Setup of build 9:
==> flow/design.v (excerpt) <==
module bitonic_top
#(parameter NUM_INPUT = 16, DATA_WIDTH = 8)
(clk, reset, data_in, valid, done, data_out);
clock: 2.79 ns
lec_check: 0
cap_margin: 20
core_margin: 2
core_utilization: 40
slew_margin: 20
run.sh (not shown) runs the stock make flow with config.mk's settings and CLKGATE_MAP_FILE=.
Relative to build 9, the following input files were edited for build 70:
Settings: an added TNS_END_PERCENT of 5; a change of CAP_MARGIN from 20 to 5; a change of CORE_UTILIZATION from 40 to 72; a change of the clock period (ns, I/O delays scaled along) from 2.79 to 2.45.
==> comparison <==
What the final checks of build 70 revealed, after a flow that finished every stage, was a layout that fails on negative setup slack. [compare] base=build 9 new=build 70: post-route worst setup slack decreased 0.14 ns; count of routing violations after the opening detailed-route iteration increased 2050; number of buffers added by the clock tree synthesis step decreased about 5.6%. Going from build 9 to build 70, the number of buffers other than clock buffers in the final layout was found to have gone up by 33%. Build 70: final-layout non-clock buffer area share 2.0 points above build 9.
Changes in build 11 relative to build 70:
Settings: a change of CAP_MARGIN from 5 to 20; an added GPL_TIMING_DRIVEN of 0; a change of CORE_UTILIZATION from 72 to 40; a deleted TNS_END_PERCENT that had been 5; a change of CORE_MARGIN from 2 to 10; a change of the clock period (ns, I/O delays scaled along) from 2.45 to 3.0.
[summary]
Compared with build 70, in build 11 worst supply voltage drop on vdd now smaller; chip area increased 99000 sq um.
Build 11: detailed-routing wirelength on met1 23000 microns above build 70
Build 11 vs. build 70: total inserted antenna cells grew by 5; fraction of the core area covered by cells at the end of the flow shrank by 37 points.
Build 11 reached the end of the flow, and the finished layout is clean on the timing, DRC and antenna checks.
--- input diff build 11..build 23 ---
Settings: swapping 10 for 2 in CORE_MARGIN; putting SETUP_SLACK_MARGIN at 0.59 where nothing was set; clearing GPL_TIMING_DRIVEN, which used to be 0; swapping 3.0 for 2.79 in the clock period (ns, I/O delays scaled along).
--- outcome ---
- The minimum period implied by the final worst setup slack of build 23 falls short of that of build 11 by 0.50 ns.
- Row sequential power: build 23 higher / build 11 lower
- Build 11 → build 23: number of synthesized register bits barely changed, count of cell instances traversed by the critical path dropped 5, global-route wire length before repair dropped about 19%, area taken by flip-flops and latches barely changed.
- The overall global routing resource usage in build 23 was lower than what build 11 gave.
- For total power consumption of the routed design, dividing the value from build 11 by the value from build 23 gives 0.912.
- From build 23 to build 11, number of sequential cells did not move at all.
- Taking build 11 as 1.0, build 23 lands at 0.75 on non-clock buffer count in the final layout.

---

## run A
bitonic_top again, from the RTL that the note above started with.
clock: 2.75 ns
lec_check: 0
cap_margin: 20
cell_pad_in_sites_global_placement: 2
core_aspect_ratio: 1.17
core_margin: 2
core_utilization: 35
cts_cluster_diameter: 234
gpl_timing_driven: 0
slew_margin: 15
tns_end_percent: 95
Run A had finished all stages when the layout checks came back failing, citing setup timing.
Modified inputs, run B compared to run A
- swapping 15 for 20 in SLEW_MARGIN
- clearing GPL_TIMING_DRIVEN, which used to be 0
- clearing CTS_CLUSTER_DIAMETER, which used to be 234
- clearing CORE_ASPECT_RATIO, which used to be 1.17
- swapping 35 for 66 in CORE_UTILIZATION
- clearing TNS_END_PERCENT, which used to be 95
- clearing CELL_PAD_IN_SITES_GLOBAL_PLACEMENT, which used to be 2
- swapping 2.75 for 1.71 in the clock period (ns, I/O delays scaled along)
Results
The area used by sequential logic in the layout on run B is in line with that on run A. | run A | all stages done | FAIL | setup timing |. Run B had finished all stages when the layout checks came back failing, citing setup timing. Looking at highest-power group, the registers result is from run B; the the clock network one comes from run A. Run B -> run A: count of endpoints failing hold in the final timing report delta 0, exact match. Run A → run B: number of core rows went down by about 33%, fraction of area in registers saw a decrease, proportion of total power due to net switching went down 0.26 points, worst setup slack now smaller, met1 usage in global routing now sits higher. Run B: power share of the sequential group higher than run A. Looking at final routed wirelength across all metal layers, run B sits about 14% lower than run A does. As far as post-synth design cell area goes, run B and run A are indistinguishable; the numbers are identical. Total power (run B vs. run A) increases by more than half.
--- input diff run B..run C ---
- PLACE_DENSITY newly set to 0.95
- CORE_UTILIZATION changed from 66 to 72
- the clock period (ns, I/O delays scaled along) changed from 1.71 to 2.45
[summary]
For run C, the flow was terminated by a tool error in 5_1_grt and produced no final design. Run B -> stages 100% | layout checks FAIL | setup timing. Number of buffers created by CTS (run C vs. run B) decreases by a few percent. Relative to run B, die area has decreased by 8.2% in run C. Compared with run B, run C shows a higher floorplan-stage core utilization. Vertical die size (run C vs. run B) decreases by a few percent. Run C against run B; number of rows created at floorplan is down by a few percent. When run C is set beside run B, its count of placed standard cells including taps turns out to be 1,469 smaller. Reported for run B and run C, floorplan net count turned out identical to the last digit.
Edits applied to the flow inputs when going from run C to run D:
- putting CTS_CLUSTER_DIAMETER at 104 where nothing was set
- clearing PLACE_DENSITY, which used to be 0.95
- swapping 20 for 15 in CAP_MARGIN
- putting TNS_END_PERCENT at 80 where nothing was set
- putting HOLD_SLACK_MARGIN at -0.06 where nothing was set
- putting SETUP_SLACK_MARGIN at -0.17 where nothing was set
- swapping 2.45 for 2.31 in the clock period (ns, I/O delays scaled along)
==> comparison <==
Comparing run C against run D, there is no change at all in number of instances in the synthesized netlist.
Diff run D..run C | count of standard-cell rows | unchanged
Total of buffers placed on input and output ports came out exactly the same in run D and run C.
Run D vs. run C: cell area after placement went up by about 2.8%.
In the metrics for run D and run C, the one carrying the higher half-perimeter wire length after placement is run D.
As for a clean layout from run D and run C, there is none.
Summary of run D over run C: CTS buffer count moved up, number of cells in the yosys synthesis report flat, routability-driven placement congestion ratio fell by about 3%.
Top-level port count came out exactly the same in run D and run C.
For run E, these inputs were changed with respect to run D:
- setting PLACE_DENSITY_LB_ADDON to 0.0 for the first time
- changing CAP_MARGIN from 15 to 20
- removing TNS_END_PERCENT (formerly 80)
- changing SETUP_SLACK_MARGIN from -0.17 to 0.2
- removing CTS_CLUSTER_DIAMETER (formerly 104)
- removing HOLD_SLACK_MARGIN (formerly -0.06)
- setting CTS_CLUSTER_SIZE to 51 for the first time
- changing the clock period (ns, I/O delays scaled along) from 2.31 to 0.661
==> results <==
The cell area after placement reported for run E is greater than that of run D by 14%. Run E did not finish; the tool stopped in 5_1_grt with error GRT-0116. On final weighted congestion in routability-driven placement: between run E and run D, it ends up lower for run E. Between run E and run D, the difference in number of sinks handled by clock tree synthesis is negligible. Per the comparison of run E with run D, maximum level of the CTS H-tree flat, post-place setup slack down 1.48 ns, width of the die flat.

---

Setup of job 265:
Starting RTL as in the previous note.
==> flow/config.mk <==
export PLATFORM = sky130hd
export DESIGN_NAME = bitonic_top
export DESIGN_NICKNAME = bitonic_top
export VERILOG_FILES = /design/flow/design.v
export SDC_FILE = /design/flow/constraint.sdc
export NUM_CORES = 4
export LEC_CHECK = 0
export CAP_MARGIN = 20
export CORE_MARGIN = 2
export CORE_UTILIZATION = 65
export PLACE_DENSITY = 0.35
export SLEW_MARGIN = 20
==> flow/constraint.sdc <==
create_clock -name core_clock -period 3.33 [get_ports {clk}]
set_input_delay 0.6660 -clock core_clock [delete_from_list [all_inputs] [get_ports {clk}]]
set_output_delay 0.6660 -clock core_clock [all_outputs]
set_load 0.01 [all_outputs]
> inputs changed (job 265 -> job 4618)
# job 265
export LEC_CHECK = 0
export CAP_MARGIN = 20
export CORE_MARGIN = 2
export CORE_UTILIZATION = 65
export PLACE_DENSITY = 0.35
export SLEW_MARGIN = 20
create_clock -name core_clock -period 3.33 [get_ports {clk}]
# job 4618
export LEC_CHECK = 0
export CAP_MARGIN = 5
export CORE_MARGIN = 2
export CORE_UTILIZATION = 72
export CTS_CLUSTER_DIAMETER = 397
export CTS_CLUSTER_SIZE = 51
export PLACE_DENSITY_LB_ADDON = 0.0
export SETUP_SLACK_MARGIN = 0.2
export SLEW_MARGIN = 20
create_clock -name core_clock -period 0.661 [get_ports {clk}]
Findings:
In the summary table, job 4618 is marked failed, with error GRT-0232 raised in global routing.
Job 4618 vs. job 265: worst setup timing slack at the placement stage went down 2.15 ns; placement-stage cell area went up 16000 sq um; share of the core filled by cells before placement went up 7.5 points.
Against job 265, height of the chip in job 4618 fell by a few percent.
Area fraction in full adders, half adders and majority gates: job 4618 vs job 265 identical
Between job 4618 and job 265, it is job 4618 whose H-tree depth is lower, by 3.
Number of placed cells counting well taps, job 265 and job 4618: larger value in job 4618
Relative to job 265, count of buffers added by post-CTS timing repair for setup increased by 59 in job 4618.
Reported for job 265 and job 4618, Yosys chip area turned out identical to the last digit.
Inputs modified between job 4618 and job 433:
# job 4618
export LEC_CHECK = 0
export CAP_MARGIN = 5
export CORE_MARGIN = 2
export CORE_UTILIZATION = 72
export CTS_CLUSTER_DIAMETER = 397
export CTS_CLUSTER_SIZE = 51
export PLACE_DENSITY_LB_ADDON = 0.0
export SETUP_SLACK_MARGIN = 0.2
export SLEW_MARGIN = 20
create_clock -name core_clock -period 0.661 [get_ports {clk}]
# job 433
export LEC_CHECK = 0
export CAP_MARGIN = 10
export CORE_MARGIN = 2
export CORE_UTILIZATION = 72
export SETUP_SLACK_MARGIN = 0.7
export SLEW_MARGIN = 20
create_clock -name core_clock -period 2.45 [get_ports {clk}]
- Re post-synthesis area per instance: no difference whatsoever between job 4618 and job 433.
- Against job 4618, job 433 reports a placed wire-length estimate that is lower.
- Job 433 | ERROR | global routing
- Relative to job 4618, the placed instance area of job 433 is lower by about 13%.
- On number of CTS-inserted buffers, the higher figure sits with job 433, not job 4618.
- Per the comparison of job 433 with job 4618, number of flops mapped to enable cells by yosys level; post-placement worst setup slack now larger; initial standard-cell utilization of the core stayed essentially flat; synthesized cell count shows no meaningful change.
Input changes introduced in job 566 (baseline for comparison: job 433):
# job 433
export LEC_CHECK = 0
export CAP_MARGIN = 10
export CORE_MARGIN = 2
export CORE_UTILIZATION = 72
export SETUP_SLACK_MARGIN = 0.7
export SLEW_MARGIN = 20
create_clock -name core_clock -period 2.45 [get_ports {clk}]
# job 566
export LEC_CHECK = 0
export CAP_MARGIN = 20
export CORE_MARGIN = 2
export CORE_UTILIZATION = 48
export SLEW_MARGIN = 20
create_clock -name core_clock -period 2.79 [get_ports {clk}]
Findings:
Job 433 and job 566: one clean run, job 566; the rest did not finish clean.
Status: job 433 FAILED at global routing (tool error)
HPWL after detailed placement for job 566: 3.2% up relative to job 433
Any difference in count of instantiated cells in the yosys netlist between job 433 and job 566 is small enough to ignore.
Diff job 433 -> job 566: area enclosed by the die boundary now sits higher; standard cell core area +52000 sq um.
Edits applied to the flow inputs when going from job 566 to job 1273:
# job 566
export LEC_CHECK = 0
export CAP_MARGIN = 20
export CORE_MARGIN = 2
export CORE_UTILIZATION = 48
export SLEW_MARGIN = 20
create_clock -name core_clock -period 2.79 [get_ports {clk}]
# job 1273
export LEC_CHECK = 0
export ABC_AREA = 1
export CAP_MARGIN = 10
export CORE_MARGIN = 2
export CORE_UTILIZATION = 72
export CTS_CLUSTER_DIAMETER = 213
export CTS_CLUSTER_SIZE = 15
export SLEW_MARGIN = 20
create_clock -name core_clock -period 2.29 [get_ports {clk}]
--- outcome ---
Layout checks on job 1273: not met. Flow itself completed; violations: negative setup slack.
For the sequential share of layout area, job 1273 came in 3.3 points higher than job 566 did.
Cmp job 1273 vs job 566: worst vdd rail ir drop lower in job 1273
Job 1273: total iterations of the first detailed-routing run is 1 higher than what job 566 reported.
Pre-CTS worst setup slack delta for job 1273 relative to job 566: 0.049 ns higher
diff inputs: job 1273 => job 8020
# job 1273
export LEC_CHECK = 0
export ABC_AREA = 1
export CAP_MARGIN = 10
export CORE_MARGIN = 2
export CORE_UTILIZATION = 72
export CTS_CLUSTER_DIAMETER = 213
export CTS_CLUSTER_SIZE = 15
export SLEW_MARGIN = 20
create_clock -name core_clock -period 2.29 [get_ports {clk}]
# job 8020
export LEC_CHECK = 0
export CAP_MARGIN = 15
export CORE_MARGIN = 2
export CORE_UTILIZATION = 72
export SETUP_SLACK_MARGIN = 0.31
export SLEW_MARGIN = 20
create_clock -name core_clock -period 2.45 [get_ports {clk}]
Results
Job 8020 completed end to end; final checks failed (negative setup slack). Job 8020 against job 1273; number of nets in the layout is down by more than 10%. Relative to job 1273, total power per unit cell area has gone down in job 8020. Relative to job 1273, job 8020 degrades post-detailed-placement half-perimeter wirelength. Diff job 1273 -> job 8020: cell count decreased 1406; number of distinct library cells after synthesis increased 32. Compared with job 1273, job 8020 ends up with a larger final cell area.
No activity file was given, so power comes from the tool's default toggle rates.
